==> flow/design.v <==
module register_async #(
  parameter integer WIDTH                 = 8
) (
  input  wire                             clk,
  input  wire                             reset,
  input  wire                             enable,
  input  wire        [ WIDTH -1 : 0 ]     in,
  output wire        [ WIDTH -1 : 0 ]     out
);
  reg [ WIDTH -1 : 0 ] out_reg;
  always @(posedge clk or posedge reset)
  begin
    if (reset)
      out_reg <= 'b0;
    else if (enable)
      out_reg <= in;
  end
  assign out = out_reg;
endmodule
module signed_adder #(
  parameter integer IN1_WIDTH             = 8,
  parameter integer IN2_WIDTH             = 8,
  parameter integer OUT_WIDTH             = 8
) (
  input  wire signed [ IN1_WIDTH  -1 : 0 ] a,
  input  wire signed [ IN2_WIDTH  -1 : 0 ] b,
  output wire signed [ OUT_WIDTH  -1 : 0 ] out
);
assign out = a + b;
endmodule
module accumulator #(
  parameter integer IN_WIDTH              = 8,
  parameter integer OUT_WIDTH             = 8
) (
  input  wire                             clk,
  input  wire                             reset,
  input  wire                             clear,
  input  wire signed [ IN_WIDTH  -1 : 0 ] in,
  output wire signed [ OUT_WIDTH -1 : 0 ] out
);
wire signed [OUT_WIDTH-1:0] next_out = clear ? in : in + out;
register_async #(
  .WIDTH        ( OUT_WIDTH   )
) acc_reg_inst (
  .clk          ( clk         ),
  .reset        ( reset       ),
  .enable       ( 1'b1        ),
  .in           ( next_out    ),
  .out          ( out         )
);
endmodule
module signed_spatial_mult #(
  parameter integer PRECISION                     = 8,                                    
  parameter integer L_PRECISION                   = 2,                                     
  parameter integer TOP_MODULE                    = 1,                                     
  parameter integer A_SIGN_EXTEND                 = 0,                                     
  parameter integer B_SIGN_EXTEND                 = 0,                                     
  parameter integer IN_WIDTH                      = (PRECISION/L_PRECISION) * PRECISION,   
  parameter integer A_WIDTH                       = IN_WIDTH,                              
  parameter integer B_WIDTH                       = IN_WIDTH,                              
  parameter integer OUT_WIDTH                     = PRECISION * 2 + A_SIGN_EXTEND + B_SIGN_EXTEND,                         
  parameter integer NUM_LEVELS                    = $clog2(PRECISION/L_PRECISION),         
  parameter integer MODE_WIDTH                    = 2 * NUM_LEVELS,                        
  parameter integer HALF_PRECISION                = PRECISION / 2                          
) (
  input                                           clk,
  input                                           reset,
  input  wire        [ 2              -1 : 0 ]    prev_level_mode,
  input  wire        [ MODE_WIDTH     -1 : 0 ]    mode,
  input  wire        [ A_WIDTH        -1 : 0 ]    a,
  input  wire        [ B_WIDTH        -1 : 0 ]    b,
  output wire        [ OUT_WIDTH      -1 : 0 ]    out
);
genvar ii, jj, kk;
generate
    wire [2-1:0] higher_level_mode;
    if (TOP_MODULE == 1)
      assign higher_level_mode = 2'b0;
    else
      assign higher_level_mode = prev_level_mode;
    localparam integer A_SIGNED_WIDTH = A_WIDTH + A_SIGN_EXTEND;
    localparam integer B_SIGNED_WIDTH = B_WIDTH + B_SIGN_EXTEND;
    wire signed [ A_SIGNED_WIDTH -1 : 0 ] a_signed;
    wire signed [ B_SIGNED_WIDTH -1 : 0 ] b_signed;
    wire signed [ OUT_WIDTH      -1 : 0 ] out_signed;
    wire a_mode, b_mode;
    assign {a_mode, b_mode} = prev_level_mode;
    assign a_signed = {a_mode && a[IN_WIDTH-1], a};
    assign b_signed = {b_mode && b[IN_WIDTH-1], b};
  if (PRECISION == L_PRECISION)
  begin: FULL_PRECISION  
    assign out_signed = a_signed * b_signed;
    assign out = out_signed;
  end
  else
  begin: LP_MULT_INST
    wire [1:0] curr_level_mode = mode[MODE_WIDTH-1:MODE_WIDTH-2];
    localparam integer LP_MULT_IN_W = IN_WIDTH / 4;
    wire [ LP_MULT_IN_W - 1 : 0 ] a_0;
    wire [ LP_MULT_IN_W - 1 : 0 ] a_1;
    wire [ LP_MULT_IN_W - 1 : 0 ] a_2;
    wire [ LP_MULT_IN_W - 1 : 0 ] a_3;
    wire [ LP_MULT_IN_W - 1 : 0 ] b_0;
    wire [ LP_MULT_IN_W - 1 : 0 ] b_1;
    wire [ LP_MULT_IN_W - 1 : 0 ] b_2;
    wire [ LP_MULT_IN_W - 1 : 0 ] b_3;
    localparam integer II_MAX = PRECISION/(L_PRECISION*2);
    localparam integer JJ_MAX = PRECISION/(L_PRECISION*2); 
    if (TOP_MODULE == 1)
    begin: B_TRANSPOSE
      for (ii=0; ii<II_MAX; ii=ii+1)
      begin: LOOP_II
        for (jj=0; jj<JJ_MAX; jj=jj+1)
        begin: LOOP_JJ
          for (kk=0; kk<L_PRECISION; kk=kk+1)
          begin: LOOP_KK
            assign b_0[kk+L_PRECISION*(jj+ii*JJ_MAX)] = b[kk+L_PRECISION*((ii + 0     )+(jj + 0     )*JJ_MAX*2)];
            assign b_1[kk+L_PRECISION*(jj+ii*JJ_MAX)] = b[kk+L_PRECISION*((ii + 0     )+(jj + II_MAX)*JJ_MAX*2)];
            assign b_2[kk+L_PRECISION*(jj+ii*JJ_MAX)] = b[kk+L_PRECISION*((ii + JJ_MAX)+(jj + 0     )*JJ_MAX*2)];
            assign b_3[kk+L_PRECISION*(jj+ii*JJ_MAX)] = b[kk+L_PRECISION*((ii + JJ_MAX)+(jj + II_MAX)*JJ_MAX*2)];
          end
        end
      end
    end else
    begin
      for (ii=0; ii<II_MAX; ii=ii+1)
      begin: LOOP_II
        for (jj=0; jj<JJ_MAX; jj=jj+1)
        begin: LOOP_JJ
          for (kk=0; kk<L_PRECISION; kk=kk+1)
          begin: LOOP_KK
            assign b_0[kk+L_PRECISION*(jj+ii*JJ_MAX)] = b[kk+L_PRECISION*((jj + 0     )+(ii + 0     )*JJ_MAX*2)];
            assign b_1[kk+L_PRECISION*(jj+ii*JJ_MAX)] = b[kk+L_PRECISION*((jj + JJ_MAX)+(ii + 0     )*JJ_MAX*2)];
            assign b_2[kk+L_PRECISION*(jj+ii*JJ_MAX)] = b[kk+L_PRECISION*((jj + 0     )+(ii + II_MAX)*JJ_MAX*2)];
            assign b_3[kk+L_PRECISION*(jj+ii*JJ_MAX)] = b[kk+L_PRECISION*((jj + JJ_MAX)+(ii + II_MAX)*JJ_MAX*2)];
          end
        end
      end
    end
    for (ii=0; ii<II_MAX; ii=ii+1)
    begin: LOOP_II
      for (jj=0; jj<JJ_MAX; jj=jj+1)
      begin: LOOP_JJ
        for (kk=0; kk<L_PRECISION; kk=kk+1)
        begin: LOOP_KK
          assign a_0[kk+L_PRECISION*(jj+ii*JJ_MAX)] = a[kk+L_PRECISION*((jj + 0     )+(ii + 0     )*JJ_MAX*2)];
          assign a_1[kk+L_PRECISION*(jj+ii*JJ_MAX)] = a[kk+L_PRECISION*((jj + JJ_MAX)+(ii + 0     )*JJ_MAX*2)];
          assign a_2[kk+L_PRECISION*(jj+ii*JJ_MAX)] = a[kk+L_PRECISION*((jj + 0     )+(ii + II_MAX)*JJ_MAX*2)];
          assign a_3[kk+L_PRECISION*(jj+ii*JJ_MAX)] = a[kk+L_PRECISION*((jj + JJ_MAX)+(ii + II_MAX)*JJ_MAX*2)];
        end
      end
    end
    wire signed [ PRECISION + 1             + 1             -1 : 0 ] pp_0;
    wire signed [ PRECISION + A_SIGN_EXTEND + 1             -1 : 0 ] pp_1;
    wire signed [ PRECISION + 1             + B_SIGN_EXTEND -1 : 0 ] pp_2;
    wire signed [ PRECISION + A_SIGN_EXTEND + B_SIGN_EXTEND -1 : 0 ] pp_3;
    wire [MODE_WIDTH-3:0] lower_level_mode;
    if (PRECISION == L_PRECISION*2)
    begin: LAST_LEVEL
      assign lower_level_mode = 'b0;
    end
    else
    begin: NEXT_LEVEL
      assign lower_level_mode = mode[MODE_WIDTH-3:0];
    end
    wire [2-1:0] m0_sign_mode;
    wire [2-1:0] m1_sign_mode;
    wire [2-1:0] m2_sign_mode;
    wire [2-1:0] m3_sign_mode;
    assign m0_sign_mode = curr_level_mode;
    assign m1_sign_mode = {higher_level_mode[1], curr_level_mode[0]};
    assign m2_sign_mode = {curr_level_mode[1], higher_level_mode[0]};
    assign m3_sign_mode = higher_level_mode;
    signed_spatial_mult #(HALF_PRECISION, L_PRECISION, 0, 1            , 1            ) m0 (clk, reset, m0_sign_mode, lower_level_mode, a_0, b_0, pp_0);
    signed_spatial_mult #(HALF_PRECISION, L_PRECISION, 0, A_SIGN_EXTEND, 1            ) m1 (clk, reset, m1_sign_mode, lower_level_mode, a_1, b_1, pp_1);
    signed_spatial_mult #(HALF_PRECISION, L_PRECISION, 0, 1            , B_SIGN_EXTEND) m2 (clk, reset, m2_sign_mode, lower_level_mode, a_2, b_2, pp_2);
    signed_spatial_mult #(HALF_PRECISION, L_PRECISION, 0, A_SIGN_EXTEND, B_SIGN_EXTEND) m3 (clk, reset, m3_sign_mode, lower_level_mode, a_3, b_3, pp_3);
    wire signed [OUT_WIDTH-1:0] spp_0;
    wire signed [OUT_WIDTH-1:0] spp_1;
    wire signed [OUT_WIDTH-1:0] spp_2;
    wire signed [OUT_WIDTH-1:0] spp_3;
    reg [1:0] s_0;
    reg [1:0] s_1;
    reg [1:0] s_2;
    reg [1:0] s_3;
    always @(*) begin
      case (curr_level_mode)
        0: begin
          s_0 = 2'd0;
          s_1 = 2'd1;
          s_2 = 2'd1;
          s_3 = 2'd2;
        end
        1: begin
          s_0 = 2'd0;
          s_1 = 2'd1;
          s_2 = 2'd0;
          s_3 = 2'd1;
        end
        2: begin
          s_0 = 2'd0;
          s_1 = 2'd0;
          s_2 = 2'd1;
          s_3 = 2'd1;
        end
        3: begin
          s_0 = 2'd0;
          s_1 = 2'd0;
          s_2 = 2'd0;
          s_3 = 2'd0;
        end
      endcase
    end
    assign spp_0 = pp_0 <<< (s_0 * HALF_PRECISION);
    assign spp_1 = pp_1 <<< (s_1 * HALF_PRECISION);
    assign spp_2 = pp_2 <<< (s_2 * HALF_PRECISION);
    assign spp_3 = pp_3 <<< (s_3 * HALF_PRECISION);
    assign out = spp_0 + spp_1 + spp_2 + spp_3;
  end  
  endgenerate
endmodule
module systolic_array #(
  parameter integer ARRAY_N               = 4,
  parameter integer ARRAY_M               = 2,
  parameter integer PMAX                  = 8,
  parameter integer PMIN                  = 2,
  parameter integer ACT_WIDTH             = ARRAY_N * PMAX * (PMAX/PMIN),
  parameter integer WGT_WIDTH             = ARRAY_M * ARRAY_N * PMAX * (PMAX/PMIN),
  parameter integer ACCUMULATOR_WIDTH     = 4 * PMAX,
  parameter integer OUT_WIDTH             = ARRAY_M * ACCUMULATOR_WIDTH,
  parameter integer MODE_WIDTH            = $clog2(PMAX/PMIN) * 2
) (
  input  wire                               clk,
  input  wire                               reset,
  input  wire                               out_valid,
  input  wire                               acc_clear,
  input  wire        [ ACT_WIDTH  -1 : 0 ]  activation_in,
  input  wire        [ WGT_WIDTH  -1 : 0 ]  weight_in,
  input  wire        [ MODE_WIDTH -1 : 0 ]  mode,
  output wire        [ OUT_WIDTH  -1 : 0 ]  activation_out,
  output wire                               activation_valid
);
  localparam integer MULT_IN_WIDTH = PMAX * PMAX / PMIN;
  localparam integer MULT_OUT_WIDTH = 2 * PMAX;
  localparam integer ADDER_OUT_WIDTH = 2 * PMAX + $clog2(ARRAY_N);
  localparam integer SYSTOLIC_OUT_WIDTH = ADDER_OUT_WIDTH * ARRAY_M;
  wire        [ OUT_WIDTH          -1 : 0 ]  accumulator_out;
  wire        [ SYSTOLIC_OUT_WIDTH -1 : 0 ]  systolic_out;
  wire        [ ARRAY_M            -1 : 0 ]  systolic_out_valid;
  wire        [ ARRAY_M            -1 : 0 ]  _systolic_out_valid;
  wire        [ ARRAY_M            -1 : 0 ]  systolic_acc_clear;
  wire        [ ARRAY_M            -1 : 0 ]  _systolic_acc_clear;
  genvar n, m;
  generate
  for (m=0; m<ARRAY_M; m=m+1)
  begin: LOOP_INPUT_FORWARD
    for (n=0; n<ARRAY_N; n=n+1)
    begin: LOOP_OUTPUT_FORWARD
      wire        [ MULT_IN_WIDTH   -1 : 0 ] a;          
      wire        [ MULT_IN_WIDTH   -1 : 0 ] b;          
      wire signed [ MULT_OUT_WIDTH  -1 : 0 ] mult_out;   
      wire signed [ ADDER_OUT_WIDTH -1 : 0 ] mac_out;    
      wire        [ ADDER_OUT_WIDTH -1 : 0 ] adder_out;  
      if (m == 0)
      begin
        assign a = activation_in[n*MULT_IN_WIDTH+:MULT_IN_WIDTH];
      end
      else
      begin
        wire  [ MULT_IN_WIDTH -1 : 0 ] fwd_a;
        assign fwd_a = LOOP_INPUT_FORWARD[m-1].LOOP_OUTPUT_FORWARD[n].a;
        register_async #(MULT_IN_WIDTH) fwd_a_reg (clk, reset, 1'b1, fwd_a, a);
      end
      assign b = weight_in[(n + m*ARRAY_N)*MULT_IN_WIDTH+:MULT_IN_WIDTH];
      signed_spatial_mult #(
       .PRECISION           ( PMAX              ),   
       .L_PRECISION         ( PMIN              ),   
       .TOP_MODULE          ( 1                 )    
      ) mult_inst (
        .clk                ( clk               ),   
        .reset              ( reset             ),   
        .prev_level_mode    ( 2'b0              ),   
        .mode               ( mode              ),   
        .a                  ( a                 ),   
        .b                  ( b                 ),   
        .out                ( mult_out          )    
      );
      if (n > 0)
      begin: ADD_MULT_OUT
        wire signed [ ADDER_OUT_WIDTH -1 : 0 ] prev_mac_out;
        assign prev_mac_out = LOOP_INPUT_FORWARD[m].LOOP_OUTPUT_FORWARD[n-1].adder_out;
        signed_adder #(
          .IN1_WIDTH        ( MULT_OUT_WIDTH    ),
          .IN2_WIDTH        ( ADDER_OUT_WIDTH   ),
          .OUT_WIDTH        ( ADDER_OUT_WIDTH   )
        ) adder_inst (
          .a                ( mult_out          ),
          .b                ( prev_mac_out      ),
          .out              ( mac_out           )
        );
      end
      else
      begin
        assign mac_out = mult_out;
      end
      wire enable;
      assign enable = 1'b1;
      register_async #(
        .WIDTH              ( ADDER_OUT_WIDTH   )
      ) reg_inst (
        .clk                ( clk               ),   
        .reset              ( reset             ),   
        .enable             ( enable            ),   
        .in                 ( mac_out           ),   
        .out                ( adder_out         )    
      );
      if (n == ARRAY_N - 1)
      begin
        assign systolic_out[m*ADDER_OUT_WIDTH+:ADDER_OUT_WIDTH] = adder_out;
      end
    end
  end
  endgenerate
  register_async #(1) out_valid_delay1 (clk, reset, 1'b1, out_valid, _systolic_out_valid[0]);
  register_async #(1) out_valid_delay2 (clk, reset, 1'b1, _systolic_out_valid[0], systolic_out_valid[0]);
  register_async #(1) acc_clear_delay1 (clk, reset, 1'b1, acc_clear, _systolic_acc_clear[0]);
  assign systolic_acc_clear[0] = _systolic_acc_clear[0];
  genvar i;
  generate
  for (i=1; i<ARRAY_M; i=i+1)
  begin: CLEAR_AND_VALID
    register_async #(1) out_valid_delay2 (clk, reset, 1'b1, systolic_out_valid[i-1], systolic_out_valid[i]);
    register_async #(1) acc_clear_delay1 (clk, reset, 1'b1, systolic_acc_clear[i-1], systolic_acc_clear[i]);
  end
  endgenerate
  assign activation_out = accumulator_out;
  assign activation_valid = |systolic_out_valid;  
  generate
  for (i=0; i<ARRAY_M; i=i+1)
  begin: ACCUMULATOR
    wire acc_clr;
    wire [ADDER_OUT_WIDTH-1:0] acc_in;
    wire [ACCUMULATOR_WIDTH-1:0] acc_out;
    wire acc_out_valid;
    assign acc_clr = systolic_acc_clear[i];
    assign acc_in = systolic_out[i * ADDER_OUT_WIDTH +: ADDER_OUT_WIDTH];
    assign accumulator_out[ACCUMULATOR_WIDTH*i+:ACCUMULATOR_WIDTH] = acc_out;
    assign acc_out_valid = systolic_out_valid[i];
    accumulator #(
      .IN_WIDTH           ( ADDER_OUT_WIDTH     ),
      .OUT_WIDTH          ( ACCUMULATOR_WIDTH   )
    ) acc_inst (
      .clk                ( clk                 ),
      .reset              ( reset               ),
      .clear              ( acc_clr             ),
      .in                 ( acc_in              ),
      .out                ( acc_out             )
    );
  end
  endgenerate
endmodule
==> flow/run.sh <==
#!/bin/bash
# the make line also repeats each setting of config.mk as NAME=value (left out here)
make -C /OpenROAD-flow-scripts/flow DESIGN_CONFIG=/design/flow/config.mk WORK_HOME=/design/flow/orfs CLKGATE_MAP_FILE= finish
==> flow/config.mk <==
export PLATFORM = sky130hd
export DESIGN_NAME = systolic_array
export DESIGN_NICKNAME = systolic_array
export VERILOG_FILES = /design/flow/design.v
export SDC_FILE = /design/flow/constraint.sdc
export NUM_CORES = 4
export LEC_CHECK = 0
export CAP_MARGIN = 20
export CORE_MARGIN = 2
export CORE_UTILIZATION = 17
export SLEW_MARGIN = 20
==> flow/constraint.sdc <==
create_clock -name core_clock -period 12.5 [get_ports {clk}]
set_input_delay 2.5000 -clock core_clock [delete_from_list [all_inputs] [get_ports {clk}]]
set_output_delay 2.5000 -clock core_clock [all_outputs]
set_load 0.01 [all_outputs]
==> impl_metrics.yaml, run 1 <==
# flow metrics
global_route:
  grt_first_pass_wirelength_um: 435000
  grt_overflow_total: 0
  grt_max_degree: 146
  grtUsageTotal_pct: 12.0
  antenna_found_initial: 185
  grt_pass1_vias: 67600
logic_synthesis:
  ys_sh_aoi_pct: 10.9
  flop_cell: "dfrtp_1"
  avgSynthCellArea_um2: 8.44
  ys_sh_adder_pct: 44.0
  synth.distinct_cells: 68
  async_flop_share_pct: 100
  synth.largest_area_cell: "fa_1"
  ys_sh_xor_pct: 9.25
  synth-simple-area-share_pct: 14.4
  ys_seq_share_pct: 10.2
  syn_inst: 9743
  topCombFamilyByArea: "adder cells"
  ys_ff: 335
  syn_area_mm2: 0.0822
  synthDominantCellAreaShare_pct: 28.1
  syn-num-nets: 12300
  ys_area_mm2: 0.0822
  yosysMostFrequentCell: "inv_1"
  edf_count: 0
  yosys_warnings: 8
  ys_sh_mux_pct: 1.39
  ys_cells: 9743
  top_cells_by_count: "inv_1, fa_1, nand2_1, ha_1, a21oi_1"
  area_leaders: "fa_1, ha_1, dfrtp_1"
critical_path:
  worst_path_most_repeated_cell: "fa_1"
  critPathKind: "primary input to flip-flop"
  r2r_slack_ns: 2.71
  crit_fanout: 4
  crit_cells: 41
  crit_required_ns: 13.11
  ff2ff_path_depth: 39
  cp_slowest_cell: "fa_1"
  crit_family: "adder cells"
  worst_path_largest_cell_delay_ns: 0.56
  worst_setup_path_end_kind: "flip-flop"
  startpoint: "weight_in[237]"
  cp-start-kind: "primary input"
  critPathBufInv: 6
  cp.arrival_ns: 12.33
timing:
  rsz0062_at_grt: "no"
  setup_viol_count_final: 0
  fin_crit_sh_pct: 93.8
  fmax_ghz: 0.0853
  hold_viol: 0
  relSlewSlack_pct: 23.0
  worstMarginPinSlew_ns: 1.15
  period_needed_ns: 11.72
  tns_ns: 0
  slew_violations: 0
  fin_skew_ns: 0.0616
  whs_ns: 0.347
placement:
  numPortBuffers: 456
  place.gp.congestion: 0.927
  dpl.hpwl_um: 259000
routing:
  viasPerCell: 3.98
  drc: 0
  wl_per_cell_um: 17.9
  wirelength_um: 298000
  dr.pass1.iters: 6
  dr.first_iter.drc_count: 3919
  ant_nets: 0
  vias: 66400
clock_network:
  cts_setup_buffers: 0
  htree_levels: 2
  cts_tree: "yes"
  cts-root-buf: "clkbuf_16"
  clkLatencyLatePin_ns: 0.74
  hold_buffers: 0
  clk_path_buf_depth: 3
  cts_resized: 0
  numCtsBuffers: 54
  path_clk_slew_ns: 0.06
  cts_sinks: 335
floorplanning:
  boundaryPins: 457
  coreArea_mm2: 0.482
  chip_area_mm2: 0.489
  rows: 255
  fp_util_pct: 17.1
  die_w_um: 700
  die_h_um: 700
job:
  drv_cap: 0
  tool_warnings: 83
cells_and_area:
  areaGrowthSynthToFinish_pct: 18.5
  num-fill-cells: 53300
  nNetsFinal: 12800
  final_util_pct: 20.2
worst_hold_path:
  hold_path_class: "flip-flop to flip-flop"
  worstHoldStart: "out_valid_delay1.out_reg$_DFF_PP0_"
  holdPathEnd: "out_valid_delay2.out_reg$_DFF_PP0_"
  hold_path_depth: 0
run_status:
  status: "complete, no violations"
## through the flow
| stage | setup slack, ns | area, um2 | instances |
|---|---|---|---|
| 2_1_floorplan | 0.394 | 82200 | 9743 |
| 3_3_place_gp | 0.0591 | 95400 | 16500 |
| 3_5_place_dp | 0.0406 | 95400 | 16500 |
| 4_1_cts | 0.864 | 97300 | 16600 |
| 5_1_grt | 0.209 | 97400 | 16700 |
| 6_report | 0.781 | 97500 | 16700 |
## layer usage
layer | vias to the layer above | track usage (%) | part of all wire [%]
li1 | 31600 | - | -
met1 | 32300 | 14.5 | 41
met2 | 1770 | 19.8 | 46
met3 | 575 | 3.52 | 7.8
met4 | 136 | 5.23 | 4.9
met5 | - | 0 | 0.29
## area by class of cell
type,instances,area [um2],share of cell area (%)
antenna,54,135,0.139
clock buffer,70,1510,1.55
clock inverter,30,418,0.429
inverter,1895,7120,7.31
multi-input combinational,7276,65900,67.6
sequential,335,8380,8.60
tap,6425,8040,8.25
timing repair buffer,607,5930,6.08
==> run 2: changes to the inputs <==
CORE_UTILIZATION = 66   (was 17)
CTS_CLUSTER_SIZE = 47   (was default)
MAX_ROUTING_LAYER = met4   (was default)
SETUP_SLACK_MARGIN = -0.79   (was default)
clock period = 8.85 ns   (was 12.5 ns; I/O delays follow)
==> impl_metrics.yaml, run 2 <==
# yosys + openroad results
run_status:
  status: "aborted with a tool error"
  failing_step: "global routing"
  error: "[ERROR GRT-0232] Routing congestion too high. Check the congestion heatmap in the GUI."
logic_synthesis:
  async_flop_share_pct: 100
  yosysMostFrequentCell: "inv_1"
  ys_sh_adder_pct: 44.0
  ys_seq_share_pct: 10.2
  top_cells_by_count: "inv_1, fa_1, nand2_1, ha_1, a21oi_1"
  edf_count: 0
  ys_ff: 335
  topCombFamilyByArea: "adder cells"
  ys_sh_aoi_pct: 10.9
  synthDominantCellAreaShare_pct: 28.1
  ys_area_mm2: 0.0822
  syn_area_mm2: 0.0822
  syn_inst: 9743
  ys_cells: 9743
  ys_sh_mux_pct: 1.39
  area_leaders: "fa_1, ha_1, dfrtp_1"
  ys_sh_xor_pct: 9.25
  synth.distinct_cells: 68
  yosys_warnings: 8
  syn-num-nets: 12300
  flop_cell: "dfrtp_1"
  synth.largest_area_cell: "fa_1"
  avgSynthCellArea_um2: 8.44
  synth-simple-area-share_pct: 14.4
placement:
  numPortBuffers: 456
  dp_slack_ns: -2.55
  place.gp.congestion: 1.09
  dpl.hpwl_um: 264000
  placed_area_mm2: 0.106
  dpl.cell_count: 13800
floorplanning:
  chip_area_mm2: 0.127
  coreArea_mm2: 0.124
  fp_util_pct: 66.5
  rows: 129
  boundaryPins: 457
  die_h_um: 357
  die_w_um: 357
clock_network:
  cts_sinks: 335
  hold_buffers: 0
  numCtsBuffers: 49
  htree_levels: 2
  clk_path_buf_depth: 3
  cts-root-buf: "clkbuf_16"
global_route:
  grtUsageTotal_pct: 76.7
  grt_overflow_total: 155
## run 2: repair_timing
action,in CTS
gates resized,329
pin swaps,152
endpoints found under the setup margin,52
cloned,2
setup buffers,45
## run 2: layer usage
layer / overflow / GRT usage, %
met3: 25 / 61.9
met4: 49 / 71.3
met2: 71 / 91.9
met5: - / -
met1: 10 / 75.6
==> run 3: changes to the inputs <==
ABC_AREA = 1   (was default)
CORE_UTILIZATION = 72   (was 66)
CTS_CLUSTER_SIZE = 10   (was 47)
MAX_ROUTING_LAYER = default   (was met4)
PLACE_DENSITY = 0.38   (was default)
SETUP_SLACK_MARGIN = 0.89   (was -0.79)
TNS_END_PERCENT = 5   (was default)
clock period = 3.84 ns   (was 8.85 ns; I/O delays follow)
==> impl_metrics.yaml, run 3 <==
# yosys + openroad results
run_status:
  error: "[ERROR DPL-0033] detailed placement checks failed during check placement."
  failing_step: "clock tree synthesis"
  status: "aborted with a tool error"
logic_synthesis:
  edf_count: 0
  flop_cell: "dfrtp_1"
  area_leaders: "fa_1, ha_1, inv_1"
  syn_inst: 11400
  ys_sh_aoi_pct: 9.64
  topCombFamilyByArea: "adder cells"
  ys_sh_xor_pct: 6.90
  ys_seq_share_pct: 9.80
  ys_sh_mux_pct: 0.105
  synth.distinct_cells: 59
  syn_area_mm2: 0.0856
  ys_cells: 11400
  synth-simple-area-share_pct: 18.5
  syn-num-nets: 14000
  ys_sh_adder_pct: 42.3
  async_flop_share_pct: 100
  synthDominantCellAreaShare_pct: 27.0
  yosysMostFrequentCell: "inv_1"
  avgSynthCellArea_um2: 7.51
  yosys_warnings: 8
  synth.largest_area_cell: "fa_1"
  ys_ff: 335
  top_cells_by_count: "inv_1, nand2_1, fa_1, ha_1, o21ai_0"
  ys_area_mm2: 0.0856
placement:
  place.gp.congestion: 1.10
  dpl.cell_count: 15500
  dpl.hpwl_um: 309000
  numPortBuffers: 456
floorplanning:
  rows: 126
  die_h_um: 349
  coreArea_mm2: 0.118
  boundaryPins: 457
  die_w_um: 349
  fp_util_pct: 72.6
  chip_area_mm2: 0.122
## run 3: through the flow
step	hold WS [ns]	TNS [ns]	setup WS, ns	utilization (%)	area [um2]
after floorplan	0.331	-1012.33	-5.35	-	86300
after global placement	0.332	-640.44	-6.05	93.6	110000
after detailed placement	0.348	-698.39	-6.73	93.6	110000
==> run 4: changes to the inputs <==
ABC_AREA = default   (was 1)
CTS_CLUSTER_DIAMETER = 254   (was default)
CTS_CLUSTER_SIZE = default   (was 10)
PLACE_DENSITY = default   (was 0.38)
SETUP_SLACK_MARGIN = 2.0   (was 0.89)
TNS_END_PERCENT = default   (was 5)
clock period = 11.3 ns   (was 3.84 ns; I/O delays follow)
==> impl_metrics.yaml, run 4 <==
# yosys + openroad results
run_status:
  status: "aborted with a tool error"
  failing_step: "global routing"
  error: "[ERROR GRT-0232] Routing congestion too high. Check the congestion heatmap in the GUI."
logic_synthesis:
  ys_sh_mux_pct: 1.39
  synth.largest_area_cell: "fa_1"
  synthDominantCellAreaShare_pct: 28.1
  flop_cell: "dfrtp_1"
  syn_inst: 9743
  ys_seq_share_pct: 10.2
  edf_count: 0
  syn_area_mm2: 0.0822
  ys_sh_adder_pct: 44.0
  async_flop_share_pct: 100
  ys_ff: 335
  top_cells_by_count: "inv_1, fa_1, nand2_1, ha_1, a21oi_1"
  avgSynthCellArea_um2: 8.44
  syn-num-nets: 12300
  area_leaders: "fa_1, ha_1, dfrtp_1"
  ys_sh_xor_pct: 9.25
  yosys_warnings: 8
  ys_area_mm2: 0.0822
  ys_sh_aoi_pct: 10.9
  yosysMostFrequentCell: "inv_1"
  ys_cells: 9743
  topCombFamilyByArea: "adder cells"
  synth-simple-area-share_pct: 14.4
  synth.distinct_cells: 68
floorplanning:
  fp_util_pct: 72.8
  boundaryPins: 457
  chip_area_mm2: 0.117
  rows: 123
  die_w_um: 342
  coreArea_mm2: 0.113
  die_h_um: 342
placement:
  dpl.hpwl_um: 227000
  numPortBuffers: 456
  place.gp.congestion: 1.05
  dp_slack_ns: -0.514
  placed_area_mm2: 0.0930
clock_network:
  clk_path_buf_depth: 3
  cts_sinks: 335
  htree_levels: 2
  hold_buffers: 0
  cts-root-buf: "clkbuf_16"
  numCtsBuffers: 48
global_route:
  grtUsageTotal_pct: 75.6
  grt_overflow_total: 215
==> run 4: through the flow <==
stage | hold WS, ns | std cells
3_3_place_gp | 0.335 | 12000
2_1_floorplan | 0.331 | 9743
4_1_cts | 0.354 | 12300
3_5_place_dp | 0.345 | 12000
==> run 4: what timing repair did <==
action / 4_1_cts
endpoints found under the setup margin: 86
pin swaps: 399
resized: 739
buffers inserted: 195
cloned: 5
==> run 4: routing by layer <==
layer / global-route usage (%) / overflow
met4: 72.5 / 94
met3: 61.0 / 25
met2: 92.2 / 93
met5: 39.6 / 0
met1: 75.2 / 3
==> run 5: changes to the inputs <==
ABC_AREA = 1   (was default)
CORE_ASPECT_RATIO = 1.78   (was default)
CTS_CLUSTER_DIAMETER = 355   (was 254)
CTS_CLUSTER_SIZE = 100   (was default)
MAX_ROUTING_LAYER = met4   (was default)
PLACE_DENSITY_LB_ADDON = 0.25   (was default)
SETUP_SLACK_MARGIN = default   (was 2.0)
SLEW_MARGIN = 35   (was 20)
TNS_END_PERCENT = 30   (was default)
clock period = 6.78 ns   (was 11.3 ns; I/O delays follow)
==> impl_metrics.yaml, run 5 <==
# yosys + openroad results
logic_synthesis:
  ys_ff: 335
  async_flop_share_pct: 100
  syn-num-nets: 14000
  ys_sh_adder_pct: 42.3
  ys_seq_share_pct: 9.80
  syn_inst: 11400
  edf_count: 0
  avgSynthCellArea_um2: 7.51
  synthDominantCellAreaShare_pct: 27.0
  synth.largest_area_cell: "fa_1"
  ys_area_mm2: 0.0856
  ys_sh_mux_pct: 0.105
  yosys_warnings: 8
  synth.distinct_cells: 59
  ys_cells: 11400
  synth-simple-area-share_pct: 18.5
  topCombFamilyByArea: "adder cells"
  ys_sh_aoi_pct: 9.64
  flop_cell: "dfrtp_1"
  top_cells_by_count: "inv_1, nand2_1, fa_1, ha_1, o21ai_0"
  area_leaders: "fa_1, ha_1, inv_1"
  ys_sh_xor_pct: 6.90
  yosysMostFrequentCell: "inv_1"
  syn_area_mm2: 0.0856
placement:
  dpl.hpwl_um: 332000
  numPortBuffers: 456
  place.gp.congestion: 1.16
  dp_slack_ns: -4.88
  dpl.cell_count: 15500
floorplanning:
  fp_util_pct: 72.6
  coreArea_mm2: 0.118
  boundaryPins: 457
  die_h_um: 464
  rows: 168
  die_w_um: 262
  chip_area_mm2: 0.122
run_status:
  status: "aborted with a tool error"
  failing_step: "clock tree synthesis"
  error: "[ERROR DPL-0033] detailed placement checks failed during check placement."
-- run 5: per-stage QoR --
step | cell area (um2) | utilization (%) | TNS, ns | hold WS, ns
floorplan | 85900 | - | -243.00 | 0.331
global placement | 110000 | 93.0 | -329.53 | 0.336
detailed placement | 110000 | 93.0 | -408.31 | 0.340
==> run 6: changes to the inputs <==
ABC_AREA = default   (was 1)
CELL_PAD_IN_SITES_GLOBAL_PLACEMENT = 1   (was default)
CORE_ASPECT_RATIO = 1.18   (was 1.78)
CORE_MARGIN = 10   (was 2)
CORE_UTILIZATION = 63   (was 72)
CTS_CLUSTER_DIAMETER = default   (was 355)
CTS_CLUSTER_SIZE = 79   (was 100)
GPL_ROUTABILITY_DRIVEN = 0   (was default)
HOLD_SLACK_MARGIN = 0.03   (was default)
MIN_ROUTING_LAYER = met2   (was default)
PLACE_DENSITY_LB_ADDON = 0.1   (was 0.25)
SETUP_SLACK_MARGIN = 2.53   (was default)
SLEW_MARGIN = 25   (was 35)
TNS_END_PERCENT = 35   (was 30)
clock period = 19.1 ns   (was 6.78 ns; I/O delays follow)
==> impl_metrics.yaml, run 6 <==
# yosys + openroad results
logic_synthesis:
  edf_count: 0
  synth.largest_area_cell: "fa_1"
  syn-num-nets: 12300
  ys_sh_xor_pct: 9.25
  ys_sh_adder_pct: 44.0
  syn_inst: 9743
  yosys_warnings: 8
  ys_seq_share_pct: 10.2
  synth.distinct_cells: 68
  yosysMostFrequentCell: "inv_1"
  syn_area_mm2: 0.0822
  topCombFamilyByArea: "adder cells"
  ys_ff: 335
  area_leaders: "fa_1, ha_1, dfrtp_1"
  ys_cells: 9743
  avgSynthCellArea_um2: 8.44
  top_cells_by_count: "inv_1, fa_1, nand2_1, ha_1, a21oi_1"
  synthDominantCellAreaShare_pct: 28.1
  ys_area_mm2: 0.0822
  ys_sh_aoi_pct: 10.9
  ys_sh_mux_pct: 1.39
  flop_cell: "dfrtp_1"
  async_flop_share_pct: 100
  synth-simple-area-share_pct: 14.4
run_status:
  error: "[ERROR GRT-0116] Global routing finished with congestion. Check the congestion regions in the DRC Viewer."
  failing_step: "global routing"
  status: "aborted with a tool error"
placement:
  placed_area_mm2: 0.0886
  dpl.cell_count: 11800
  dpl.hpwl_um: 212000
  numPortBuffers: 456
floorplanning:
  fp_util_pct: 63.7
  chip_area_mm2: 0.145
  coreArea_mm2: 0.129
  rows: 143
  die_w_um: 353
  boundaryPins: 457
  die_h_um: 412
clock_network:
  htree_levels: 2
  numCtsBuffers: 47
  hold_buffers: 0
  cts_resized: 0
  clk_path_buf_depth: 3
  cts-root-buf: "clkbuf_16"
  cts_setup_buffers: 0
  cts_sinks: 335
global_route:
  grt_overflow_total: 9
  grtUsageTotal_pct: 62.7
[run 6: metal layers]
metal  GRT usage, %  GRT overflow
met3           75.1             8
met1              -             -
met2           67.7             0
met5              -             -
met4           31.8             1
[run 6: per-stage QoR]
stage          hold slack [ns]  util [%]  setup WS (ns)
2_1_floorplan            0.331         -           5.67
3_3_place_gp             0.336      68.6           4.59
3_5_place_dp             0.338      68.6           4.47
4_1_cts                  0.350      69.9           5.14
==> run 7: changes to the inputs <==
CELL_PAD_IN_SITES_GLOBAL_PLACEMENT = default   (was 1)
CORE_ASPECT_RATIO = default   (was 1.18)
CORE_MARGIN = 2   (was 10)
CORE_UTILIZATION = 65   (was 63)
CTS_CLUSTER_SIZE = 36   (was 79)
GPL_ROUTABILITY_DRIVEN = default   (was 0)
HOLD_SLACK_MARGIN = default   (was 0.03)
MAX_ROUTING_LAYER = default   (was met4)
MIN_ROUTING_LAYER = default   (was met2)
PLACE_DENSITY_LB_ADDON = default   (was 0.1)
SETUP_SLACK_MARGIN = 2.0   (was 2.53)
SLEW_MARGIN = 20   (was 25)
TNS_END_PERCENT = default   (was 35)
clock period = 10.1 ns   (was 19.1 ns; I/O delays follow)
==> impl_metrics.yaml, run 7 <==
# yosys + openroad results
clock_network:
  numCtsBuffers: 48
  cts-root-buf: "clkbuf_16"
  cts_sinks: 335
  htree_levels: 2
  clk_path_buf_depth: 3
logic_synthesis:
  ys_sh_adder_pct: 44.0
  ys_cells: 9743
  synthDominantCellAreaShare_pct: 28.1
  async_flop_share_pct: 100
  topCombFamilyByArea: "adder cells"
  ys_sh_xor_pct: 9.25
  ys_area_mm2: 0.0822
  ys_ff: 335
  top_cells_by_count: "inv_1, fa_1, nand2_1, ha_1, a21oi_1"
  synth.largest_area_cell: "fa_1"
  ys_seq_share_pct: 10.2
  ys_sh_mux_pct: 1.39
  ys_sh_aoi_pct: 10.9
  synth-simple-area-share_pct: 14.4
  synth.distinct_cells: 68
  yosys_warnings: 8
  flop_cell: "dfrtp_1"
  edf_count: 0
  area_leaders: "fa_1, ha_1, dfrtp_1"
  syn_inst: 9743
  avgSynthCellArea_um2: 8.44
  yosysMostFrequentCell: "inv_1"
  syn-num-nets: 12300
  syn_area_mm2: 0.0822
placement:
  dp_slack_ns: -1.42
  dpl.cell_count: 13400
  placed_area_mm2: 0.103
  numPortBuffers: 456
  place.gp.congestion: 1.06
  dpl.hpwl_um: 259000
floorplanning:
  fp_util_pct: 65.5
  rows: 130
  chip_area_mm2: 0.129
  coreArea_mm2: 0.126
  boundaryPins: 457
  die_w_um: 360
  die_h_um: 360
run_status:
  error: "[ERROR GRT-0232] Routing congestion too high. Check the congestion heatmap in the GUI."
  failing_step: "global routing"
  status: "aborted with a tool error"
global_route:
  grtUsageTotal_pct: 77.0
  grt_overflow_total: 503
## run 7: routing by layer
layer | track usage (%) | overflow
met1 | 79.0 | 65
met2 | 92.3 | 201
met3 | 62.3 | 73
met4 | 69.9 | 153
met5 | 46.2 | 11
## run 7: timing repair
action / in CTS
hold buffers: 0
endpoints found under the setup margin: 115
setup buffers: 74
pin swaps: 254
resized: 400
endpoints found under the hold margin: 0
## run 7: metrics by stage
stage,utilization (%),setup TNS [ns]
floorplan,-,-2.48
detailed placement,82.0,-49.15
CTS,85.0,0
global placement,82.0,-36.03
==> run 8: changes to the inputs <==
ABC_AREA = 0   (was default)
CAP_MARGIN = 5   (was 20)
CORE_MARGIN = 5   (was 2)
CORE_UTILIZATION = 29   (was 65)
CTS_CLUSTER_SIZE = 80   (was 36)
MIN_ROUTING_LAYER = met1   (was default)
PLACE_DENSITY = 0.54   (was default)
SETUP_SLACK_MARGIN = -0.9   (was 2.0)
SLEW_MARGIN = 35   (was 20)
clock period = 10.7 ns   (was 10.1 ns; I/O delays follow)
==> impl_metrics.yaml, run 8 <==
# flow metrics
clock_network:
  cts-root-buf: "clkbuf_16"
  cts_sinks: 335
  htree_levels: 2
  path_clk_slew_ns: 0.06
  cts_tree: "yes"
  hold_buffers: 0
  numCtsBuffers: 55
  clkLatencyLatePin_ns: 0.75
  clk_path_buf_depth: 3
placement:
  dpl.cell_count: 15200
  placed_area_mm2: 0.102
  dp_slack_ns: -1.20
  place.gp.congestion: 0.917
  dpl.hpwl_um: 249000
  numPortBuffers: 456
cells_and_area:
  combGateArea_mm2: 0.0660
  final_cells: 15300
  finish.instance_area_mm2: 0.104
  final_util_pct: 36.9
  nNetsFinal: 14100
  seq_area_mm2: 0.00839
  num-fill-cells: 29200
  areaGrowthSynthToFinish_pct: 26.8
critical_path:
  worst_setup_path_end_kind: "flip-flop"
  critPathBufInv: 9
  r2r_slack_ns: 1.08
  crit_required_ns: 11.29
  crit_family: "adder cells"
  cp.arrival_ns: 11.71
  cp_slowest_cell: "fa_1"
  crit_cells: 43
  worst_path_largest_cell_delay_ns: 0.54
  cp-start-kind: "primary input"
  ff2ff_path_depth: 41
  critPathKind: "primary input to flip-flop"
  crit_fanout: 3
  startpoint: "weight_in[237]"
routing:
  viasPerCell: 4.56
  drc: 0
  vias: 69700
  wirelength_um: 284000
  ant_nets: 0
  dr.first_iter.drc_count: 4093
  dr.pass1.iters: 5
  wl_per_cell_um: 18.6
timing:
  fin_crit_sh_pct: 104
  fin_skew_ns: 0.0687
  hold_viol: 0
  whs_ns: 0.351
  tns_ns: -1.75
  relSlewSlack_pct: 42.3
  finalWorstSetupSlack_ns: -0.420
  slew_violations: 0
  worstMarginPinSlew_ns: 0.844
  period_needed_ns: 11.12
  fmax_ghz: 0.0899
  setup_viol_count_final: 8
logic_synthesis:
  ys_sh_aoi_pct: 10.9
  ys_sh_adder_pct: 44.0
  area_leaders: "fa_1, ha_1, dfrtp_1"
  flop_cell: "dfrtp_1"
  syn_area_mm2: 0.0822
  syn_inst: 9743
  ys_sh_mux_pct: 1.39
  avgSynthCellArea_um2: 8.44
  ys_sh_xor_pct: 9.25
  ys_seq_share_pct: 10.2
  synth-simple-area-share_pct: 14.4
  top_cells_by_count: "inv_1, fa_1, nand2_1, ha_1, a21oi_1"
  synth.largest_area_cell: "fa_1"
  synthDominantCellAreaShare_pct: 28.1
  ys_ff: 335
  edf_count: 0
  yosysMostFrequentCell: "inv_1"
  syn-num-nets: 12300
  yosys_warnings: 8
  topCombFamilyByArea: "adder cells"
  ys_cells: 9743
  synth.distinct_cells: 68
  async_flop_share_pct: 100
  ys_area_mm2: 0.0822
floorplanning:
  fp_util_pct: 29.1
  boundaryPins: 457
  die_h_um: 543
  coreArea_mm2: 0.282
  die_w_um: 543
  rows: 195
  chip_area_mm2: 0.294
worst_hold_path:
  hold_path_class: "flip-flop to flip-flop"
  hold_path_depth: 0
  holdPathEnd: "out_valid_delay2.out_reg$_DFF_PP0_"
  worstHoldStart: "out_valid_delay1.out_reg$_DFF_PP0_"
global_route:
  grtUsageTotal_pct: 19.1
  antenna_found_initial: 34
  grt_max_degree: 131
  grt_overflow_total: 0
  grt_pass1_vias: 69700
  grt_first_pass_wirelength_um: 426000
job:
  tool_warnings: 81
  drv_cap: 0
run_status:
  so.violations: "negative setup slack"
  status: "failed layout checks"
run 8: repair_timing:
item / CTS / global route
setup buffers: 0 / 0
hold endpoints to repair: 0 / 0
setup endpoints to repair: 0 / 3
resized: 0 / 6
run 8: final cells by class:
type                            count  share of cell area, %
Clock buffer                       64                   1.40
Timing Repair Buffer             1910                   15.4
Clock inverter                     40                  0.553
Tap cell                         3743                   4.49
Inverter                         1895                   6.83
Multi-Input combinational cell   7276                   63.3
Antenna cell                       16                 0.0384
Sequential cell                   335                   8.05
run 8: routing by layer:
layer,wire (um),up-vias,GRT usage (%),share of wire (%)
met2,128000,1564,31.2,45
met5,96,-,0,0.034
met4,9870,16,5.60,3.5
met1,130000,33600,26.3,46
met3,16100,280,2.78,5.7
li1,-,34200,-,-
==> run 9: changes to the inputs <==
CAP_MARGIN = 40   (was 5)
CELL_PAD_IN_SITES_GLOBAL_PLACEMENT = 0   (was default)
CORE_MARGIN = 8   (was 5)
CORE_UTILIZATION = 17   (was 29)
CTS_CLUSTER_DIAMETER = 25   (was default)
CTS_CLUSTER_SIZE = default   (was 80)
GPL_ROUTABILITY_DRIVEN = 0   (was default)
GPL_TIMING_DRIVEN = 0   (was default)
MIN_ROUTING_LAYER = met2   (was met1)
PLACE_DENSITY = 0.86   (was 0.54)
SETUP_SLACK_MARGIN = default   (was -0.9)
SLEW_MARGIN = 20   (was 35)
TNS_END_PERCENT = 10   (was default)
clock period = 6.48 ns   (was 10.7 ns; I/O delays follow)
==> impl_metrics.yaml, run 9 <==
# yosys + openroad results
run_status:
  status: "aborted with a tool error"
  failing_step: "global routing"
  error: "[ERROR GRT-0116] Global routing finished with congestion. Check the congestion regions in the DRC Viewer."
placement:
  placed_area_mm2: 0.0970
  numPortBuffers: 456
  dpl.hpwl_um: 351000
logic_synthesis:
  ys_seq_share_pct: 10.2
  synthDominantCellAreaShare_pct: 28.1
  area_leaders: "fa_1, ha_1, dfrtp_1"
  synth.largest_area_cell: "fa_1"
  ys_area_mm2: 0.0822
  flop_cell: "dfrtp_1"
  synth.distinct_cells: 68
  synth-simple-area-share_pct: 14.4
  syn_area_mm2: 0.0822
  syn_inst: 9743
  ys_sh_xor_pct: 9.25
  top_cells_by_count: "inv_1, fa_1, nand2_1, ha_1, a21oi_1"
  ys_sh_adder_pct: 44.0
  ys_ff: 335
  async_flop_share_pct: 100
  yosys_warnings: 8
  ys_sh_mux_pct: 1.39
  ys_sh_aoi_pct: 10.9
  topCombFamilyByArea: "adder cells"
  syn-num-nets: 12300
  ys_cells: 9743
  edf_count: 0
  avgSynthCellArea_um2: 8.44
  yosysMostFrequentCell: "inv_1"
floorplanning:
  rows: 255
  die_h_um: 712
  boundaryPins: 457
  coreArea_mm2: 0.482
  chip_area_mm2: 0.506
  die_w_um: 712
  fp_util_pct: 17.1
global_route:
  grt_overflow_total: 5346
  grtUsageTotal_pct: 39.6
clock_network:
  cts_sinks: 335
  clk_path_buf_depth: 4
  htree_levels: 4
  hold_buffers: 0
  numCtsBuffers: 141
  cts-root-buf: "clkbuf_16"
[run 9: what timing repair did]
item                       in CTS
gates cloned                    2
gates resized                 554
setup endpoints to repair     138
buffers inserted              124
pin swaps                     183
[run 9: through the flow]
step	std cells	setup WS (ns)
2_1_floorplan	9743	-3.86
3_3_place_gp	16600	-7.70
3_5_place_dp	16700	-6.60
4_1_cts	17100	-3.27
[run 9: per-layer routing]
| layer | overflow | GRT usage [%] |
|---|---|---|
| met5 | 290 | 22.2 |
| met4 | 901 | 28.5 |
| met3 | 2611 | 44.9 |
| met2 | 1544 | 42.7 |
| met1 | - | - |
==> run 10: changes to the inputs <==
ABC_AREA = default   (was 0)
CAP_MARGIN = 0   (was 40)
CELL_PAD_IN_SITES_GLOBAL_PLACEMENT = default   (was 0)
CORE_MARGIN = 2   (was 8)
CORE_UTILIZATION = 71   (was 17)
CTS_CLUSTER_DIAMETER = 358   (was 25)
CTS_CLUSTER_SIZE = 33   (was default)
GPL_ROUTABILITY_DRIVEN = default   (was 0)
GPL_TIMING_DRIVEN = default   (was 0)
MIN_ROUTING_LAYER = default   (was met2)
PLACE_DENSITY = default   (was 0.86)
TNS_END_PERCENT = default   (was 10)
clock period = 9.7 ns   (was 6.48 ns; I/O delays follow)
==> impl_metrics.yaml, run 10 <==
# yosys + openroad results
clock_network:
  hold_buffers: 0
  cts-root-buf: "clkbuf_16"
  htree_levels: 1
  clk_path_buf_depth: 3
  numCtsBuffers: 14
  cts_sinks: 335
logic_synthesis:
  edf_count: 0
  ys_area_mm2: 0.0822
  top_cells_by_count: "inv_1, fa_1, nand2_1, ha_1, a21oi_1"
  flop_cell: "dfrtp_1"
  yosysMostFrequentCell: "inv_1"
  synth-simple-area-share_pct: 14.4
  synthDominantCellAreaShare_pct: 28.1
  synth.largest_area_cell: "fa_1"
  syn_inst: 9743
  ys_sh_aoi_pct: 10.9
  ys_seq_share_pct: 10.2
  ys_ff: 335
  ys_sh_mux_pct: 1.39
  ys_cells: 9743
  ys_sh_xor_pct: 9.25
  syn_area_mm2: 0.0822
  area_leaders: "fa_1, ha_1, dfrtp_1"
  yosys_warnings: 8
  synth.distinct_cells: 68
  ys_sh_adder_pct: 44.0
  avgSynthCellArea_um2: 8.44
  async_flop_share_pct: 100
  topCombFamilyByArea: "adder cells"
  syn-num-nets: 12300
floorplanning:
  rows: 124
  coreArea_mm2: 0.115
  chip_area_mm2: 0.119
  die_h_um: 344
  fp_util_pct: 71.7
  die_w_um: 344
  boundaryPins: 457
run_status:
  failing_step: "global routing"
  status: "aborted with a tool error"
  error: "[ERROR GRT-0116] Global routing finished with congestion. Check the congestion regions in the DRC Viewer."
placement:
  dpl.hpwl_um: 264000
  placed_area_mm2: 0.104
  numPortBuffers: 456
  place.gp.congestion: 1.04
  dp_slack_ns: -1.70
global_route:
  grtUsageTotal_pct: 81.6
  grt_overflow_total: 344
==> run 10: per-layer routing <==
layer | GRT usage (%) | GRT overflow
met5 | 46.2 | 2
met2 | 96.0 | 172
met3 | 71.6 | 27
met1 | 79.0 | 12
met4 | 81.2 | 131
==> run 10: through the flow <==
step                instances  util (%)
floorplan                9743         -
global placement        13400      90.5
detailed placement      13400      90.5
CTS                     13500      94.0
==> run 10: repair_timing <==
item,4_1_cts
gates cloned,1
resized,630
buffers inserted,124
pin swaps,390
endpoints found under the setup margin,61
==> run 11: changes to the inputs <==
CAP_MARGIN = 20   (was 0)
CELL_PAD_IN_SITES_GLOBAL_PLACEMENT = 3   (was default)
CORE_ASPECT_RATIO = 1.78   (was default)
CORE_UTILIZATION = 50   (was 71)
CTS_CLUSTER_DIAMETER = 164   (was 358)
CTS_CLUSTER_SIZE = 100   (was 33)
GPL_TIMING_DRIVEN = 0   (was default)
MAX_ROUTING_LAYER = met4   (was default)
SETUP_SLACK_MARGIN = 0.37   (was default)
SLEW_MARGIN = 35   (was 20)
TNS_END_PERCENT = 30   (was default)
clock period = 13.7 ns   (was 9.7 ns; I/O delays follow)
==> impl_metrics.yaml, run 11 <==
# yosys + openroad results
logic_synthesis:
  yosysMostFrequentCell: "inv_1"
  synth.largest_area_cell: "fa_1"
  ys_cells: 9743
  syn-num-nets: 12300
  yosys_warnings: 8
  syn_inst: 9743
  synth-simple-area-share_pct: 14.4
  synthDominantCellAreaShare_pct: 28.1
  ys_sh_adder_pct: 44.0
  ys_sh_mux_pct: 1.39
  ys_sh_aoi_pct: 10.9
  ys_seq_share_pct: 10.2
  syn_area_mm2: 0.0822
  area_leaders: "fa_1, ha_1, dfrtp_1"
  ys_sh_xor_pct: 9.25
  synth.distinct_cells: 68
  avgSynthCellArea_um2: 8.44
  ys_ff: 335
  flop_cell: "dfrtp_1"
  topCombFamilyByArea: "adder cells"
  top_cells_by_count: "inv_1, fa_1, nand2_1, ha_1, a21oi_1"
  edf_count: 0
  ys_area_mm2: 0.0822
  async_flop_share_pct: 100
floorplanning:
  die_h_um: 545
  chip_area_mm2: 0.168
  die_w_um: 308
  coreArea_mm2: 0.164
  fp_util_pct: 50.3
  rows: 198
run_status:
  failing_step: "global placement without I/O"
  error: "[ERROR GPL-0301] Utilization 101.636 % exceeds 100%."
  status: "aborted with a tool error"
==> run 12: changes to the inputs <==
ABC_AREA = 1   (was default)
CELL_PAD_IN_SITES_GLOBAL_PLACEMENT = default   (was 3)
CORE_ASPECT_RATIO = default   (was 1.78)
CORE_UTILIZATION = 72   (was 50)
CTS_CLUSTER_DIAMETER = default   (was 164)
GPL_TIMING_DRIVEN = default   (was 0)
MAX_ROUTING_LAYER = default   (was met4)
PLACE_DENSITY = 0.38   (was default)
SETUP_SLACK_MARGIN = default   (was 0.37)
SLEW_MARGIN = 20   (was 35)
TNS_END_PERCENT = default   (was 30)
clock period = 3.89 ns   (was 13.7 ns; I/O delays follow)
==> impl_metrics.yaml, run 12 <==
# yosys + openroad results
run_status:
  status: "aborted with a tool error"
  failing_step: "clock tree synthesis"
  error: "[ERROR DPL-0038] Utilization greater than 100%, impossible to legalize"
logic_synthesis:
  ys_cells: 11400
  syn_area_mm2: 0.0856
  ys_seq_share_pct: 9.80
  ys_area_mm2: 0.0856
  synth.largest_area_cell: "fa_1"
  syn-num-nets: 14000
  yosys_warnings: 8
  edf_count: 0
  area_leaders: "fa_1, ha_1, inv_1"
  async_flop_share_pct: 100
  topCombFamilyByArea: "adder cells"
  synth.distinct_cells: 59
  ys_sh_adder_pct: 42.3
  ys_sh_xor_pct: 6.90
  ys_ff: 335
  ys_sh_mux_pct: 0.105
  syn_inst: 11400
  avgSynthCellArea_um2: 7.51
  synthDominantCellAreaShare_pct: 27.0
  ys_sh_aoi_pct: 9.64
  flop_cell: "dfrtp_1"
  synth-simple-area-share_pct: 18.5
  top_cells_by_count: "inv_1, nand2_1, fa_1, ha_1, o21ai_0"
  yosysMostFrequentCell: "inv_1"
floorplanning:
  coreArea_mm2: 0.118
  rows: 126
  fp_util_pct: 72.6
  chip_area_mm2: 0.122
  die_w_um: 349
  boundaryPins: 457
  die_h_um: 349
placement:
  placed_area_mm2: 0.112
  numPortBuffers: 456
  dpl.cell_count: 15600
  place.gp.congestion: 1.08
  dpl.hpwl_um: 324000
## run 12: stage by stage
stage	worst slack [ns]	util, %
global placement	-5.96	95.0
detailed placement	-6.95	95.0
floorplan	-5.30	-
==> run 13: changes to the inputs <==
ABC_AREA = default   (was 1)
CORE_ASPECT_RATIO = 1.42   (was default)
CORE_UTILIZATION = 69   (was 72)
CTS_CLUSTER_SIZE = 36   (was 100)
GPL_ROUTABILITY_DRIVEN = 1   (was default)
HOLD_SLACK_MARGIN = 0.15   (was default)
PLACE_DENSITY = default   (was 0.38)
clock period = 19.3 ns   (was 3.89 ns; I/O delays follow)
==> impl_metrics.yaml, run 13 <==
# flow metrics
run_status:
  status: "complete, no violations"
critical_path:
  r2r_slack_ns: 8.98
  ff2ff_path_depth: 39
  crit_cells: 38
  worst_path_most_repeated_cell: "inv_1"
  crit_required_ns: 19.80
  crit_fanout: 46
  startpoint: "mode[0]"
  worst_setup_path_end_kind: "flip-flop"
  worst_path_largest_cell_delay_ns: 0.83
  cp-start-kind: "primary input"
  critPathBufInv: 11
  crit_family: "adder cells"
  cp.arrival_ns: 14.76
  cp_slowest_cell: "ha_4"
  critPathKind: "primary input to flip-flop"
global_route:
  grt_first_pass_wirelength_um: 382000
  gr-usage-met1_pct: 49.2
  grtUsageTotal_pct: 41.2
  met2_usage_pct: 67.3
  grt_max_degree: 160
  busiest_layer: "met2"
  grt_overflow_total: 0
  grt_pass1_vias: 71400
  grt_use_met3_pct: 9.24
  antenna_found_initial: 28
timing:
  setup_viol_count_final: 0
  rsz0062_at_grt: "no"
  slew_violations: 0
  fmax_ghz: 0.0701
  fin_skew_ns: 0.0314
  fin_crit_sh_pct: 73.9
  hold_viol: 0
  tns_ns: 0
  relSlewSlack_pct: 26.0
  worstMarginPinSlew_ns: 1.10
  period_needed_ns: 14.26
logic_synthesis:
  area_leaders: "fa_1, ha_1, dfrtp_1"
  ys_cells: 9743
  top_cells_by_count: "inv_1, fa_1, nand2_1, ha_1, a21oi_1"
  ys_area_mm2: 0.0822
  synth-simple-area-share_pct: 14.4
  flop_cell: "dfrtp_1"
  yosysMostFrequentCell: "inv_1"
  synth.largest_area_cell: "fa_1"
  syn_area_mm2: 0.0822
  syn_inst: 9743
  ys_sh_mux_pct: 1.39
  ys_seq_share_pct: 10.2
  ys_sh_xor_pct: 9.25
  synthDominantCellAreaShare_pct: 28.1
  async_flop_share_pct: 100
  avgSynthCellArea_um2: 8.44
  ys_ff: 335
  synth.distinct_cells: 68
  yosys_warnings: 8
  ys_sh_aoi_pct: 10.9
  edf_count: 0
  topCombFamilyByArea: "adder cells"
  syn-num-nets: 12300
  ys_sh_adder_pct: 44.0
cells_and_area:
  nNetsFinal: 12600
  areaGrowthSynthToFinish_pct: 9.25
  final_cells: 11600
routing:
  viasPerCell: 5.90
  ant_nets: 0
  dr.first_iter.drc_count: 5101
  drc: 0
  dr.pass1.iters: 8
  wirelength_um: 249000
  wl_per_cell_um: 21.5
  vias: 68600
floorplanning:
  rows: 150
  coreArea_mm2: 0.118
  die_w_um: 294
  boundaryPins: 457
  fp_util_pct: 69.7
  chip_area_mm2: 0.122
  die_h_um: 415
placement:
  dpl.cell_count: 11500
  numPortBuffers: 456
  place.gp.congestion: 1.03
  dpl.hpwl_um: 207000
clock_network:
  cts-root-buf: "clkbuf_16"
  cts_sinks: 335
  htree_levels: 2
  clk_path_buf_depth: 3
  cts_setup_buffers: 0
  clkLatencyLatePin_ns: 0.63
  path_clk_slew_ns: 0.06
  cts_resized: 0
  hold_buffers: 0
  numCtsBuffers: 43
  cts_tree: "yes"
worst_hold_path:
  worstHoldStart: "out_valid_delay1.out_reg$_DFF_PP0_"
  hold_path_class: "flip-flop to flip-flop"
  holdPathEnd: "out_valid_delay2.out_reg$_DFF_PP0_"
  hold_path_depth: 0
job:
  drv_cap: 0
  tool_warnings: 91
run 13: per-layer routing:
metal | up-vias | wire length, um
met2 | 3104 | 114000
li1 | 31300 | -
met1 | 33300 | 90900
met5 | - | 149
met3 | 881 | 25200
met4 | 24 | 18700
run 13: area by class of cell:
class                      instances  area [um2]
tap                             1520        1900
clock inverter                    19         262
fill                            8868       28200
inverter                        1895        7120
sequential                       335        8380
timing repair buffer             501        4940
antenna                           15        37.5
clock buffer                      60        1260
multi-input combinational       7276       65900
run 13: per-stage QoR:
step / hold WS, ns / cell area [um2] / utilization, % / setup WS (ns)
global placement: 0.336 / 88300 / 74.8 / 4.90
finish: 0.350 / 89800 / 76.1 / 5.04
floorplan: 0.331 / 82200 / - / 5.83
CTS: 0.350 / 89800 / 76.1 / 5.28
detailed placement: 0.336 / 88300 / 74.8 / 4.63
global route: 0.350 / 89800 / 76.1 / 4.49
==> run 14: changes to the inputs <==
CORE_ASPECT_RATIO = 0.64   (was 1.42)
CORE_UTILIZATION = 66   (was 69)
CTS_CLUSTER_SIZE = 61   (was 36)
GPL_ROUTABILITY_DRIVEN = default   (was 1)
HOLD_SLACK_MARGIN = default   (was 0.15)
MAX_ROUTING_LAYER = met4   (was default)
PLACE_DENSITY_LB_ADDON = 0.02   (was default)
SETUP_SLACK_MARGIN = 1.78   (was default)
SLEW_MARGIN = 35   (was 20)
TNS_END_PERCENT = 5   (was default)
clock period = 6.18 ns   (was 19.3 ns; I/O delays follow)
==> impl_metrics.yaml, run 14 <==
# yosys + openroad results
floorplanning:
  fp_util_pct: 66.6
  die_w_um: 445
  coreArea_mm2: 0.123
  die_h_um: 286
  boundaryPins: 457
  rows: 103
  chip_area_mm2: 0.128
logic_synthesis:
  synth.largest_area_cell: "fa_1"
  ys_sh_mux_pct: 1.39
  yosysMostFrequentCell: "inv_1"
  area_leaders: "fa_1, ha_1, dfrtp_1"
  synth.distinct_cells: 68
  ys_area_mm2: 0.0822
  ys_sh_xor_pct: 9.25
  synth-simple-area-share_pct: 14.4
  ys_sh_aoi_pct: 10.9
  avgSynthCellArea_um2: 8.44
  synthDominantCellAreaShare_pct: 28.1
  async_flop_share_pct: 100
  topCombFamilyByArea: "adder cells"
  yosys_warnings: 8
  ys_ff: 335
  syn-num-nets: 12300
  syn_inst: 9743
  edf_count: 0
  ys_seq_share_pct: 10.2
  ys_cells: 9743
  syn_area_mm2: 0.0822
  flop_cell: "dfrtp_1"
  ys_sh_adder_pct: 44.0
  top_cells_by_count: "inv_1, fa_1, nand2_1, ha_1, a21oi_1"
run_status:
  failing_step: "global routing"
  status: "aborted with a tool error"
clock_network:
  hold_buffers: 0
  cts_sinks: 335
  numCtsBuffers: 44
  htree_levels: 2
  clk_path_buf_depth: 3
  cts-root-buf: "clkbuf_16"
placement:
  dpl.hpwl_um: 245000
  numPortBuffers: 456
  dpl.cell_count: 13800
  place.gp.congestion: 1.05
-- run 14: metrics by stage --
stage          setup WS [ns]  cell area [um2]  hold slack (ns)  util [%]
3_3_place_gp           -4.32           106000            0.334      85.5
4_1_cts                -2.98           110000            0.366      89.2
2_1_floorplan          -3.55            82900            0.331         -
3_5_place_dp           -4.51           106000            0.352      85.5
-- run 14: repair_timing --
| item | CTS |
|---|---|
| resized | 583 |
| cloned | 2 |
| pin swaps | 327 |
| buffers inserted | 91 |
| endpoints found under the setup margin | 138 |
==> run 15: changes to the inputs <==
CORE_ASPECT_RATIO = default   (was 0.64)
CORE_UTILIZATION = 71   (was 66)
CTS_CLUSTER_DIAMETER = 356   (was default)
CTS_CLUSTER_SIZE = default   (was 61)
MAX_ROUTING_LAYER = default   (was met4)
PLACE_DENSITY_LB_ADDON = default   (was 0.02)
SETUP_SLACK_MARGIN = default   (was 1.78)
SLEW_MARGIN = 20   (was 35)
TNS_END_PERCENT = default   (was 5)
clock period = 9.73 ns   (was 6.18 ns; I/O delays follow)
==> impl_metrics.yaml, run 15 <==
# yosys + openroad results
logic_synthesis:
  ys_sh_aoi_pct: 10.9
  ys_cells: 9743
  syn-num-nets: 12300
  synth-simple-area-share_pct: 14.4
  ys_sh_xor_pct: 9.25
  ys_seq_share_pct: 10.2
  synth.distinct_cells: 68
  area_leaders: "fa_1, ha_1, dfrtp_1"
  edf_count: 0
  yosys_warnings: 8
  topCombFamilyByArea: "adder cells"
  synth.largest_area_cell: "fa_1"
  ys_area_mm2: 0.0822
  syn_area_mm2: 0.0822
  ys_sh_mux_pct: 1.39
  ys_sh_adder_pct: 44.0
  syn_inst: 9743
  async_flop_share_pct: 100
  yosysMostFrequentCell: "inv_1"
  synthDominantCellAreaShare_pct: 28.1
  avgSynthCellArea_um2: 8.44
  ys_ff: 335
  flop_cell: "dfrtp_1"
  top_cells_by_count: "inv_1, fa_1, nand2_1, ha_1, a21oi_1"
run_status:
  status: "aborted with a tool error"
  error: "[ERROR GRT-0116] Global routing finished with congestion. Check the congestion regions in the DRC Viewer."
  failing_step: "global routing"
global_route:
  grt_overflow_total: 842
  grtUsageTotal_pct: 87.5
floorplanning:
  fp_util_pct: 71.7
  die_h_um: 344
  boundaryPins: 457
  coreArea_mm2: 0.115
  die_w_um: 344
  chip_area_mm2: 0.119
  rows: 124
placement:
  dpl.hpwl_um: 262000
  place.gp.congestion: 1.10
  numPortBuffers: 456
  dp_slack_ns: -1.91
clock_network:
  cts-root-buf: "clkbuf_16"
  numCtsBuffers: 46
  hold_buffers: 0
  htree_levels: 2
  cts_sinks: 335
  clk_path_buf_depth: 3
## run 15: layer usage
| metal | GRT usage, % | overflow |
|---|---|---|
| met5 | 57.8 | 9 |
| met2 | 98.9 | 400 |
| met3 | 80.1 | 40 |
| met1 | 84.0 | 16 |
| met4 | 90.5 | 377 |
## run 15: timing repair
action / 4_1_cts
buffers inserted: 112
cloned: 3
pin swaps: 352
gates resized: 614
endpoints found under the setup margin: 58
## run 15: stage by stage
stage,hold slack [ns],cells,area (um2)
2_1_floorplan,0.331,9743,83500
3_3_place_gp,0.337,13300,103000
3_5_place_dp,0.351,13300,103000
4_1_cts,0.369,13500,109000
